==> run a <==
==> flow/design.v <==
module clk_divider(
    input clk,
    input reset,
    output clk_d
);
    parameter 
		limit = 32'hbaa;  
	 reg [31:0] counter;
	 reg clk_buf;
	 assign clk_d = clk_buf;
    always @ (posedge clk) begin
      if (reset) begin
        counter = 32'h0;
        clk_buf <= 1'b0;
      end
      else begin
        counter = counter + 1;
        if(counter == (limit / 2) ) begin
            clk_buf <= !clk_buf;
            counter = 32'h0;
        end
      end
    end
endmodule
module sinewave_rom_do (
    input [4:0] address,
    output reg [3:0] data
);
    always @ (address) begin
        case (address)
            5'h0: data = 4'h8;
            5'h1: data = 4'h9;
            5'h2: data = 4'hA;
            5'h3: data = 4'hC;
            5'h4: data = 4'hD;
            5'h5: data = 4'hE;
            5'h6: data = 4'hE;
            5'h7: data = 4'hF;
            5'h8: data = 4'hF;
            5'h9: data = 4'hF;
            5'ha: data = 4'hE;
            5'hb: data = 4'hE;
            5'hc: data = 4'hD;
            5'hd: data = 4'hC;
            5'he: data = 4'hA;
            5'hf: data = 4'h9;
            5'h10: data = 4'h7;
            5'h11: data = 4'h6;
            5'h12: data = 4'h5;
            5'h13: data = 4'h3;
            5'h14: data = 4'h2;
            5'h15: data = 4'h1;
            5'h16: data = 4'h1;
            5'h17: data = 4'h0;
            5'h18: data = 4'h0;
            5'h19: data = 4'h0;
            5'h1a: data = 4'h1;
            5'h1b: data = 4'h1;
            5'h1c: data = 4'h2;
            5'h1d: data = 4'h3;
            5'h1e: data = 4'h5;
            5'h1f: data = 4'h6;
            default: data = 4'hX;
        endcase
    end
endmodule
`timescale 1ns / 1ps
module Paddle(
    input btn_left,
    input btn_right,
    input reset,
    input clk,
    input tick,
    output [9:0] pos
    );
	reg [9:0] position;
	assign pos = position;
	always @ (posedge clk) begin
		if(reset)begin
			position <= 10'd270;  
		end
		else if(tick) begin
		if(btn_left && position > 10)begin
			position <= position - 10;
		end
		else if (btn_right && position < 640 - 100 - 10)begin
			position <= position + 10;
		end
		end
	end
endmodule
`timescale 1ns / 1ps
module ball(
	input [9:0] paddle_x,
   	input reset,
   	input start,
   	input clk,
	input tick,
  	output [9:0] x_out,
   	output [9:0] y_out,
	output erase_enable,
	output [5:0] e_pos,
	output reg [2:0] play_sound1,
	output reg [1:0] active_data
   	);
	parameter
		SCREEN_W = 640,
		SCREEN_H = 480,
		BALL_SIZE = 7,
		BLOCK_SPACING_X = 10'd40,
		BLOCK_SPACING_Y = 10'd20,
		FIRST_ROW_Y = 10'd40,
		SECOND_ROW_Y = 10'd90,		
		THIRD_ROW_Y = 10'd140,
		FOURTH_ROW_Y = 10'd190,
		FIFTH_ROW_Y = 10'd240,
		BLOCK_WIDTH = 10'd80,
		BLOCK_HEIGHT = 10'd30;
	reg [9:0] ball_x;	
	reg [9:0] ball_y;
	reg signed [9:0] ball_dx;
	reg signed [9:0] ball_dy;
	reg [9:0] ball_x_q;
	reg [9:0] ball_y_q;
	reg erase_e_q;
	reg [5:0] erase_pos_q;
	reg [2:0] snd;
	reg [1:0] adata;
	assign x_out = ball_x_q;
	assign y_out = ball_y_q;
	reg erase_e;
	reg [5:0] erase_pos;
	reg [5:0] address;
	reg win;
	reg [1:0] active [24:0];
	reg [9:0] temp1;
	reg [9:0] temp2;
	reg [5:0] i;
	reg start_movement;
	assign e_pos = erase_pos_q;
	assign erase_enable = erase_e_q;
	always @ (posedge clk) begin
		ball_x = ball_x_q;
		ball_y = ball_y_q;
		erase_e = erase_e_q;
		erase_pos = erase_pos_q;
		snd = play_sound1;
		adata = active_data;
		if(reset)begin
			ball_x = 10'd270;
			ball_y = 10'd440 - BALL_SIZE;
			ball_dx = -10'd1;
			ball_dy = -10'd1;
			start_movement = 0;
			erase_e = 0;
			address = 6'd0;
			snd = 3'b000;
			for (i = 0; i < 20; i = i + 1) begin
				active[i] = 0;			
			end
		end
		else if(tick) begin
		erase_e = 0;
		if(start)
			start_movement = 1;
		if(!start_movement)begin
			ball_x = paddle_x + BALL_SIZE + 10'd40;
		end
		if(start_movement)begin
			if((ball_x) <= 0 || ball_x >= SCREEN_W - BALL_SIZE)  
			begin
				ball_dx = ball_dx * -1;
			end
			if(ball_y <= 1)  
			begin
				snd = 3'b001;
				ball_dy = ball_dy * -1;
			end
			if(ball_y > SCREEN_H - BALL_SIZE)  
			begin
				snd = 3'b100;
				ball_dy = 0;
			end	
			address = address + 10'd1;
			if(address >= 10'd10)
				address = 10'd0;
				if (address<5) begin
					temp1 = FIRST_ROW_Y;	
					temp2 = BLOCK_SPACING_X + (BLOCK_WIDTH + BLOCK_SPACING_X) *address;			
				end
				else if (address < 10) begin
					temp1 = SECOND_ROW_Y;
					temp2 = BLOCK_SPACING_X + (BLOCK_WIDTH + BLOCK_SPACING_X) *(address-5);
				end
				if(active[address] < 3) begin
					if(
						(ball_y >= temp1  && ball_y <= (temp1 + BLOCK_HEIGHT) )  && 
						(( (ball_x + BALL_SIZE) >= (temp2) && (ball_x - BALL_SIZE) <= temp2 ) 
							||	
							( (ball_x + BALL_SIZE) >= (temp2 + BLOCK_WIDTH) && (ball_x - BALL_SIZE) <= (temp2 + BLOCK_WIDTH) )
							)
					) begin
						erase_e = 1;
						erase_pos = address;
						ball_dx = ball_dx * -1;
						active[address] = active[address] + 1;
						snd = active[address];
						adata = active[address];
					end
					else if ( (ball_x >= temp2 && ball_x <= (temp2 + BLOCK_WIDTH)) && 
					(( (ball_y + BALL_SIZE) >= (temp1) && (ball_y - BALL_SIZE) <= temp1 ) || 
						( (ball_y + BALL_SIZE) >= (temp1 + BLOCK_HEIGHT) && (ball_y - BALL_SIZE) <= (temp1 + BLOCK_HEIGHT) )
					))
					begin
						erase_e = 1;
						erase_pos = address;
						ball_dy = ball_dy * -1;
						active[address] = active[address] + 1;
						snd = active[address];
						adata = active[address];
					end
				end
				if (address<5) begin
					temp1 = THIRD_ROW_Y;	
					temp2 = BLOCK_SPACING_X + (BLOCK_WIDTH + BLOCK_SPACING_X) *(address);			
				end
				else if (address < 10) begin
					temp1 = FOURTH_ROW_Y;
					temp2 = BLOCK_SPACING_X + (BLOCK_WIDTH + BLOCK_SPACING_X) *(address-5);
				end
				if(active[address + 10'd10] < 3) begin
					if(
						(ball_y >= temp1  && ball_y <= (temp1 + BLOCK_HEIGHT) )  && 
						(( (ball_x + BALL_SIZE) >= (temp2) && (ball_x - BALL_SIZE) <= temp2 ) 
							||	
							( (ball_x + BALL_SIZE) >= (temp2 + BLOCK_WIDTH) && (ball_x - BALL_SIZE) <= (temp2 + BLOCK_WIDTH) )
							)
					) begin
						erase_e = 1;
						erase_pos = address + 10'd10;
						ball_dx = ball_dx * -1;
						active[address + 10'd10] = active[address + 10'd10] + 1;
						snd = active[address + 10'd10];
						adata = active[address + 10'd10];
					end
					else if ( (ball_x >= temp2 && ball_x <= (temp2 + BLOCK_WIDTH)) && 
					(( (ball_y + BALL_SIZE) >= (temp1) && (ball_y - BALL_SIZE) <= temp1 ) || 
						( (ball_y + BALL_SIZE) >= (temp1 + BLOCK_HEIGHT) && (ball_y - BALL_SIZE) <= (temp1 + BLOCK_HEIGHT) )
					))
					begin
						erase_e = 1;
						erase_pos = address + 10'd10;
						ball_dy = ball_dy * -1;
						active[address + 10'd10] = active[address + 10'd10] + 1;
						snd = active[address + 10'd10];
						adata = active[address + 10'd10];
					end
				end
			win = 1;
			for (i = 0; i < 20; i = i + 1) begin
					if (active[i] < 3)
						win = 0;
			end
			if( ball_dy > 0 && (ball_x > paddle_x && ball_x < (paddle_x + 100)) && ( ( (ball_y + BALL_SIZE) >= 10'd439 && (ball_y - BALL_SIZE) < 10'd440) ) )  
			begin
				ball_dy = ball_dy * -1;
				snd = 3'b100;
				if ((ball_x < paddle_x + 25 || ball_x > paddle_x + 75) && (ball_dx == 1 || ball_dx == -1)) begin
					ball_dx = ball_dx * 2;
				end
				else if (ball_dx == 2) begin
					ball_dx = 1;
				end
				else if (ball_dx == -2) begin
					ball_dx = -1;
				end
			end
			if (win) begin
				ball_dx = 10'd0;
				ball_dy = 10'd0;
			end
			ball_x = ball_x + ball_dx;
			ball_y = ball_y + ball_dy;
		end
		end
		ball_x_q <= ball_x;
		ball_y_q <= ball_y;
		erase_e_q <= erase_e;
		erase_pos_q <= erase_pos;
		play_sound1 <= snd;
		active_data <= adata;
	end
endmodule
`timescale 1ns / 1ps
module VGA(
   input clk,
   output reg [5:0] RGB,
   output reg hsync,
   output reg vsync,
	output [9:0] hor_count,
	output [9:0] ver_count,
	input [2:0] rgb_in,
	input [9:0] paddle_pos,
	input [9:0] ball_x,
	input [9:0] ball_y,
	input reset,
	input active_write_enable,
	input [5:0] active_position,
	input [1:0] active_data
);
	parameter
		BALL_SIZE = 7,
		BLOCK_SPACING_X = 10'd40,
		BLOCK_WIDTH = 10'd80,
		BLOCK_HEIGHT = 10'd30,
		FIRST_ROW_Y = 10'd40,
		SECOND_ROW_Y = 10'd90,		
		THIRD_ROW_Y = 10'd140,
		FOURTH_ROW_Y = 10'd190,
		FIFTH_ROW_Y = 10'd240;
	reg [9:0] hcount;
	reg [9:0] vcount;
	assign hor_count = hcount;
	assign ver_count = vcount;
	reg [9:0] data_x [19:0];
	reg [9:0] data_y [19:0];
	reg [2:0] active [19:0];
	reg [4:0] i;
	reg [4:0] j;
	reg [5:0] block_colors [24:0];
	always @ (posedge clk) begin
		if(active_write_enable)
			active[active_position] <= active_data;
		if (reset) begin
			for (i = 0; i < 20; i = i + 1) begin
				if(i < 5) begin
					data_x[i] <= BLOCK_SPACING_X + (BLOCK_SPACING_X + BLOCK_WIDTH) * i;
					data_y[i] <= FIRST_ROW_Y;
					block_colors[i] <= 6'b001001;
					active[i] <= 0;
				end
				else if (i < 10) begin
					data_x[i] <= BLOCK_SPACING_X + ((BLOCK_SPACING_X + BLOCK_WIDTH) * (i-5));
					data_y[i] <= SECOND_ROW_Y;					
					block_colors[i] <= 6'b110101;
					active[i] <= 0;
				end
				else if (i < 15) begin
					data_x[i] <= BLOCK_SPACING_X + ((BLOCK_SPACING_X + BLOCK_WIDTH) * (i-10));
					data_y[i] <= THIRD_ROW_Y;					
					block_colors[i] <= 6'b011111;
					active[i] <= 0;
				end
				else if (i < 20) begin
					data_x[i] <= BLOCK_SPACING_X + ((BLOCK_SPACING_X + BLOCK_WIDTH) * (i-15));
					data_y[i] <= FOURTH_ROW_Y;					
					block_colors[i] <= 6'b100101;
					active[i] <= 0;
				end
				else if (i < 25) begin
					data_x[i] <= BLOCK_SPACING_X + ((BLOCK_SPACING_X + BLOCK_WIDTH) * (i-20));
					data_y[i] <= FIFTH_ROW_Y;					
					block_colors[i] <= 6'b000010;
					active[i] <= 0;
				end
			end
		end
	end
    always @ ( posedge clk)
    begin 
      if (reset) begin
        hcount = 0;
        vcount = 0;
        hsync = 1;
        vsync = 1;
        RGB = 6'b000;
      end
      else begin
      if (hcount == 799) begin
            hcount = 0;
            if (vcount == 524) begin
                vcount = 0;
				end
            else begin
                vcount = vcount + 1;
            end
			end
        else begin
            hcount = hcount + 1;
        end
        if (vcount >= 490 && vcount < 492) begin
            vsync = 0;
        end
        else begin
            vsync = 1;
        end
        if (hcount >= 656 && hcount < 752) begin
            hsync = 0;
        end
        else begin
            hsync = 1;
        end
        if (hcount < 640 && vcount < 480) begin
            RGB = 6'b000; 
        		if(vcount >= ball_y && vcount <= (ball_y + BALL_SIZE) 
        			&& hcount >= ball_x && hcount <= (ball_x + BALL_SIZE) )
        			RGB = 6'b111000; 
				if(vcount > 440 && vcount < 450 && 
					hcount > paddle_pos && hcount < paddle_pos + 100)begin 
					RGB = 6'b100001; 
				end
				else begin
				for (j = 0; j < 20; j = j + 1) begin
						if(active[j] != 2'b11 && (vcount >= data_y[j] && vcount <= (data_y[j] + BLOCK_HEIGHT)) 
							&& hcount >= data_x[j] && hcount <= (data_x[j] + BLOCK_WIDTH))
						begin
							RGB = block_colors[j] + active[j] + 6'b000001;
						end
				end
				end
        end
        else begin
            RGB = 6'b000;
        end
      end
    end
endmodule
`timescale 1ns / 1ps
module breakout(
		input clk,
		input reset_button,
		input start_button,
		input left_button,
		input right_button,
		input ball_tick,
		input paddle_tick,
		output [5:0] RGB,
		output hsync,
		output vsync,
		output [3:0] tono
    );
	wire [5:0] rgb;
	wire hs;
	wire vs;
	wire [9:0] hcount; 
	wire [9:0] vcount;
	wire [9:0] paddle_pos;
	wire [9:0] ball_x;
	wire [9:0] ball_y;
	wire erase_enable;
	wire [5:0] erase_pos;	
	Paddle pd(left_button, right_button, reset_button, clk, paddle_tick, paddle_pos);
	wire [2:0] data;
	wire [2:0] play_sound1;
	wire [1:0] active_data;
	ball bola(paddle_pos, reset_button, start_button, clk, ball_tick, ball_x, ball_y, erase_enable, erase_pos, play_sound1, active_data);
	assign data = 3'b000;
	VGA vga(clk, rgb, hs, vs, hcount, vcount, data, paddle_pos, ball_x, ball_y, reset_button, erase_enable, erase_pos, active_data);
	assign RGB = rgb;
	assign hsync = hs;
	assign vsync = vs;
	wire clk_out_do;
	wire clk_out_re;
	wire clk_out_mi;
	wire clk_out_sol;
	clk_divider #(.limit(32'hBAA)) clk_do (
			.clk(clk),
			.reset(reset_button),
			.clk_d(clk_out_do)
	);
	clk_divider #(.limit(32'hA64)) clk_re (
			.clk(clk),
			.reset(reset_button),
			.clk_d(clk_out_re)
	);
	clk_divider #(.limit(32'h941)) clk_mi (
			.clk(clk),
			.reset(reset_button),
			.clk_d(clk_out_mi)
	);
	clk_divider #(.limit(32'h7C9)) clk_sol ( 
			.clk(clk),
			.reset(reset_button),
			.clk_d(clk_out_sol)
	);
	reg [4:0] address_audio;
	reg temp;
	reg temp_prev;
	sinewave_rom_do rom_tono(address_audio, tono);
	always @(posedge clk) 
	begin
		if (reset_button)
			address_audio <= 5'd0;
		else if (temp && !temp_prev)
			address_audio <= address_audio + 1;
	end	
	always @ (posedge clk) begin
		if (reset_button) begin
			temp <= 0;
			temp_prev <= 0;
		end
		else begin
			temp_prev <= temp;
			case(play_sound1)
				3'b001: temp <= clk_out_do;
				3'b010: temp <= clk_out_re;
				3'b011: temp <= clk_out_mi;
				3'b100: temp <= clk_out_sol;
				default: temp <= 0;
			endcase
		end
	end
endmodule
==> flow/run.sh <==
#!/bin/bash
# the make line also repeats each setting of config.mk as NAME=value (left out here)
make -C /OpenROAD-flow-scripts/flow DESIGN_CONFIG=/design/flow/config.mk WORK_HOME=/design/flow/orfs CLKGATE_MAP_FILE= finish
==> flow/config.mk <==
export PLATFORM = sky130hd
export DESIGN_NAME = breakout
export DESIGN_NICKNAME = breakout
export VERILOG_FILES = /design/flow/design.v
export SDC_FILE = /design/flow/constraint.sdc
export NUM_CORES = 4
export LEC_CHECK = 0
export ABC_AREA = 1
export CAP_MARGIN = 0
export CORE_MARGIN = 2
export CORE_UTILIZATION = 72
export PLACE_DENSITY = 0.39
export SETUP_SLACK_MARGIN = 0.94
export SLEW_MARGIN = 20
==> flow/constraint.sdc <==
create_clock -name core_clock -period 12.5 [get_ports {clk}]
set_input_delay 2.5000 -clock core_clock [delete_from_list [all_inputs] [get_ports {clk}]]
set_output_delay 2.5000 -clock core_clock [all_outputs]
set_load 0.01 [all_outputs]
==> run b (differences from run a) <==
==> flow/config.mk (replaced) <==
export PLATFORM = sky130hd
export DESIGN_NAME = breakout
export DESIGN_NICKNAME = breakout
export VERILOG_FILES = /design/flow/design.v
export SDC_FILE = /design/flow/constraint.sdc
export NUM_CORES = 4
export LEC_CHECK = 0
export CAP_MARGIN = 10
export CELL_PAD_IN_SITES_DETAIL_PLACEMENT = 2
export CELL_PAD_IN_SITES_GLOBAL_PLACEMENT = 0
export CORE_MARGIN = 2
export CORE_UTILIZATION = 53
export CTS_CLUSTER_SIZE = 62
export GPL_ROUTABILITY_DRIVEN = 1
export HOLD_SLACK_MARGIN = -0.07
export PLACE_DENSITY = 0.71
export SLEW_MARGIN = 20
export TNS_END_PERCENT = 25
==> flow/constraint.sdc (replaced) <==
create_clock -name core_clock -period 19.2 [get_ports {clk}]
set_input_delay 3.8400 -clock core_clock [delete_from_list [all_inputs] [get_ports {clk}]]
set_output_delay 3.8400 -clock core_clock [all_outputs]
set_load 0.01 [all_outputs]
==> run c (differences from run a) <==
==> flow/config.mk (replaced) <==
export PLATFORM = sky130hd
export DESIGN_NAME = breakout
export DESIGN_NICKNAME = breakout
export VERILOG_FILES = /design/flow/design.v
export SDC_FILE = /design/flow/constraint.sdc
export NUM_CORES = 4
export LEC_CHECK = 0
export CAP_MARGIN = 20
export CELL_PAD_IN_SITES_DETAIL_PLACEMENT = 0
export CELL_PAD_IN_SITES_GLOBAL_PLACEMENT = 0
export CORE_ASPECT_RATIO = 0.97
export CORE_MARGIN = 2
export CORE_UTILIZATION = 68
export CTS_CLUSTER_DIAMETER = 37
export GPL_ROUTABILITY_DRIVEN = 0
export PLACE_DENSITY_LB_ADDON = 0.2
export SLEW_MARGIN = 20
export TNS_END_PERCENT = 5
==> flow/constraint.sdc (replaced) <==
create_clock -name core_clock -period 21.4 [get_ports {clk}]
set_input_delay 4.2800 -clock core_clock [delete_from_list [all_inputs] [get_ports {clk}]]
set_output_delay 4.2800 -clock core_clock [all_outputs]
set_load 0.01 [all_outputs]
==> CHANGELOG.md <==
### Physical design

- Result of the run: complete, no violations
- Master of the slowest instance on the critical path: sky130_fd_sc_hd__fa_1
- CP Launch Type: flop
- Placement Cell Area: approximately 33000 sq um
- Fmax: 85.1 MHz
- Accumulated negative setup slack: 0 ns
- Met2 Wirelength: roughly 45 mm
- Multiplexer share: 0%
- Synth cell count leaders: sky130_fd_sc_hd__nand2_1 (904), sky130_fd_sc_hd__inv_1 (753), sky130_fd_sc_hd__nor2_1 (604)
- Setup-failing EPs final: 0
- Maxcap violations: 0
# the run above: run a

==> CHANGELOG.md <==
### Physical design

- CP Launch Type: flop
- Master of the slowest instance on the critical path: sky130_fd_sc_hd__o21ai_0
- Proportion of netlist area held by the largest area contributor: slightly below 20%
- Power in sequential cells: between 700 and 800 uW
- Maxcap violations: 0
- Top-level I/O count: 19
- Accumulated negative setup slack: 0 ns
- Multiplexer share: ~1.8%
- Result of the run: complete, no violations
- Synth cell count leaders: sky130_fd_sc_hd__nor2_1 (512), sky130_fd_sc_hd__nand2_1 (421), sky130_fd_sc_hd__ha_1 (387)
- Placement Cell Area: about 33000 sq um
- Fmax: between 50 and 60 MHz
# the run above: run c

==> CHANGELOG.md <==
## Implementation

- Synth cell count leaders: sky130_fd_sc_hd__nor2_1 (512), sky130_fd_sc_hd__nand2_1 (421), sky130_fd_sc_hd__ha_1 (387)
- Average size of a mapped cell: 7.64 sq um
- Site Rows: about 91
- Log Error: [ERROR DPL-0033] detailed placement checks failed during check placement.
- DIE HEIGHT: around 250 microns
- Post-synth regs: about 350
- Flip-flops with a built-in enable: 27
- Cell Type Count: 117
- Result of the run: aborted with a tool error
- Stage reached: detailed placement (3_5_place_dp)
- Area fraction in xor and xnor cells: 8.68%
- Multiplexer share: under 10%
- Largest cells by area after synthesis: sky130_fd_sc_hd__dfxtp_1 (19%), sky130_fd_sc_hd__ha_1 (15%), sky130_fd_sc_hd__nor2_1 (5.9%)
- Core Area: 61400 sq um
# the run above: run b

No activity file was given, so power comes from the tool's default toggle rates.
